==> trial 65 <==
## microP
module microP(
    input clk,
    input reset,
    output [7:0] imem_addr,
    input [16:0] imem_data,
    output [7:0] dmem_addr,
    output [7:0] dmem_wdata,
    output dmem_we,
    input [7:0] dmem_rdata,
    input [7:0] data_in,
    output out_we,
    output [7:0] data_out_col,
    output [7:0] data_out_addr
    );
make LEC_CHECK=0 ABC_AREA=0 CAP_MARGIN=20 CELL_PAD_IN_SITES_DETAIL_PLACEMENT=2 CORE_ASPECT_RATIO=1.52 CORE_MARGIN=9 CORE_UTILIZATION=40 CTS_CLUSTER_DIAMETER=23 CTS_CLUSTER_SIZE=35 GPL_ROUTABILITY_DRIVEN=0 MAX_ROUTING_LAYER=met4 PLACE_DENSITY=0.6 SETUP_SLACK_MARGIN=0.35 SLEW_MARGIN=5 TNS_END_PERCENT=45 finish   # period 3.36 ns
run.sh (not shown) runs the stock make flow with config.mk's settings and CLKGATE_MAP_FILE=.
==> inputs of trial 74, as changes to trial 65 <==
Settings changed: ABC_AREA 0 to default, CELL_PAD_IN_SITES_DETAIL_PLACEMENT 2 to default, CORE_ASPECT_RATIO 1.52 to default, CORE_MARGIN 9 to 2, CORE_UTILIZATION 40 to 65, CTS_CLUSTER_DIAMETER 23 to default, CTS_CLUSTER_SIZE 35 to 41, GPL_ROUTABILITY_DRIVEN 0 to default, MAX_ROUTING_LAYER met4 to default, SETUP_SLACK_MARGIN 0.35 to 0.85, SLEW_MARGIN 5 to 20, TNS_END_PERCENT 45 to default.
==> flow/constraint.sdc (replaced) <==
create_clock -name core_clock -period 3.46 [get_ports {clk}]
set_input_delay 0.6920 -clock core_clock [delete_from_list [all_inputs] [get_ports {clk}]]
set_output_delay 0.6920 -clock core_clock [all_outputs]
set_load 0.01 [all_outputs]
==> summary of the runs <==
Trial 74 ended with an error in 5_1_grt. Trial 65 aborted during 5_1_grt with ODB-0269. Die size: trial 74 is smaller than trial 65 (48%). Area after synthesis is the same in trial 65 and trial 74. Synthesized cell count is the same in trial 74 and trial 65.
==> figures <==
| quantity | trial 74 | trial 65 |
|---|---|---|
| Floorplan-stage core utilization | 0.6637 | 0.4092 |
| Run status | aborted with a tool error | aborted with a tool error |
| Stage where the flow stopped | 5_1_grt | 5_1_grt |
| Cell area after placement | 11420 um^2 | 11690 um^2 |
| Vertical die dimension | 125.6 um | 209.1 um |
| Row cnt | 44 | 69 |
| Cell count after placement | 1240 | 1406 |
| CTS resizes | 190 | 177 |
| Width of the die | 125.6 um | 143.7 um |
| Worst setup slack before clock tree synthesis | -0.1397 ns | -0.5251 ns |
| Standard cell core area | 14480 um^2 | 23480 um^2 |
| Post-CTS Setup Inserts | 54 | 26 |
| HPWL after detailed placement | 23380 um | 33840 um |
| Die area | 15770 um^2 | 30050 um^2 |

========
==> 06-21: inputs <==
microP again, from the RTL that the note above started with.
## microP
module microP(
    input clk,
    input reset,
    output [7:0] imem_addr,
    input [16:0] imem_data,
    output [7:0] dmem_addr,
    output [7:0] dmem_wdata,
    output dmem_we,
    input [7:0] dmem_rdata,
    input [7:0] data_in,
    output out_we,
    output [7:0] data_out_col,
    output [7:0] data_out_addr
    );
clock: 5.0 ns
lec_check: 0
abc_area: 1
cap_margin: 20
core_aspect_ratio: 1.05
core_margin: 5
core_utilization: 59
cts_cluster_size: 89
gpl_timing_driven: 0
slew_margin: 15
==> inputs of 11-27, as changes to 06-21 <==
Settings changed: CORE_ASPECT_RATIO 1.05 to default, CORE_MARGIN 5 to 2, CORE_UTILIZATION 59 to 62, CTS_CLUSTER_DIAMETER from default to 374, CTS_CLUSTER_SIZE 89 to 100, GPL_TIMING_DRIVEN 0 to default, PLACE_DENSITY from default to 0.6, SLEW_MARGIN 15 to 20.
==> flow/constraint.sdc (replaced) <==
create_clock -name core_clock -period 2.83 [get_ports {clk}]
set_input_delay 0.5660 -clock core_clock [delete_from_list [all_inputs] [get_ports {clk}]]
set_output_delay 0.5660 -clock core_clock [all_outputs]
set_load 0.01 [all_outputs]
==> inputs of 12-19, as changes to 06-21 <==
Settings changed: ABC_AREA 1 to default, CORE_ASPECT_RATIO 1.05 to default, CORE_MARGIN 5 to 2, CORE_UTILIZATION 59 to 65, CTS_CLUSTER_SIZE 89 to 98, GPL_TIMING_DRIVEN 0 to default, PLACE_DENSITY from default to 0.6, SLEW_MARGIN 15 to 20.
==> flow/constraint.sdc (replaced) <==
create_clock -name core_clock -period 5.04 [get_ports {clk}]
set_input_delay 1.0080 -clock core_clock [delete_from_list [all_inputs] [get_ports {clk}]]
set_output_delay 1.0080 -clock core_clock [all_outputs]
set_load 0.01 [all_outputs]
==> CHANGELOG.md <==
### Metrics

* Status: finished clean
* Combinational share of cell area at 0.415
* Final Power at approximately 0.0040 W
* Routed wl met2 at roughly 15 mm
* Crit path depth at 3
* Critical Path Start: MD_w[0]$_DFFE_PP_
* Vias in the first global route at between 8,000 and 9,000
* Met1 usage at 0.473
* Fin util at 0.781
* GRT Total Usage at 0.385
* Hold_sp: MD_e[0]$_DFFE_PN_
the above is filed under 12-19

==> CHANGELOG.md <==
### Metrics

* Met1 usage at 0.391
* Status: finished clean
* Fin util at 0.712
* Detail Route Antenna Nets at 0
* Critical Path Start: data_in[4]
* Crit path depth at 3
* Routed wl met2 at 12.9 mm
* Combinational share of cell area at 0.385
* GRT Total Usage at 0.303
* Endpoints failing setup at 0
* Vias in the first global route at between 8,000 and 9,000
the above is filed under 06-21

==> CHANGELOG.md <==
### Metrics

* Critical Path Start: REGFILE.memblk[4][1]$_DFFE_NP_
* Setup WS post-layout at -0.348 ns
* Final Power at between 0.01 and 0.015 W
* Crit path depth at 4
* Status: complete, but fails checks
* Combinational share of cell area at 0.381
* GRT Total Usage at 0.401
* Met1 usage at 0.496
* Hold_sp: RW_e$_SDFF_PP0_
* Worst-path clk slew at 0.07 ns
* Vias in the first global route at 9,635
* Endpoints failing setup at approximately 150
* Slew Limit Fails at 0
* Fail Reasons: negative setup slack
* Routed wl met2 at about 17 mm
* Fin util at 0.847
the above is filed under 11-27

No activity file was given, so power comes from the tool's default toggle rates.
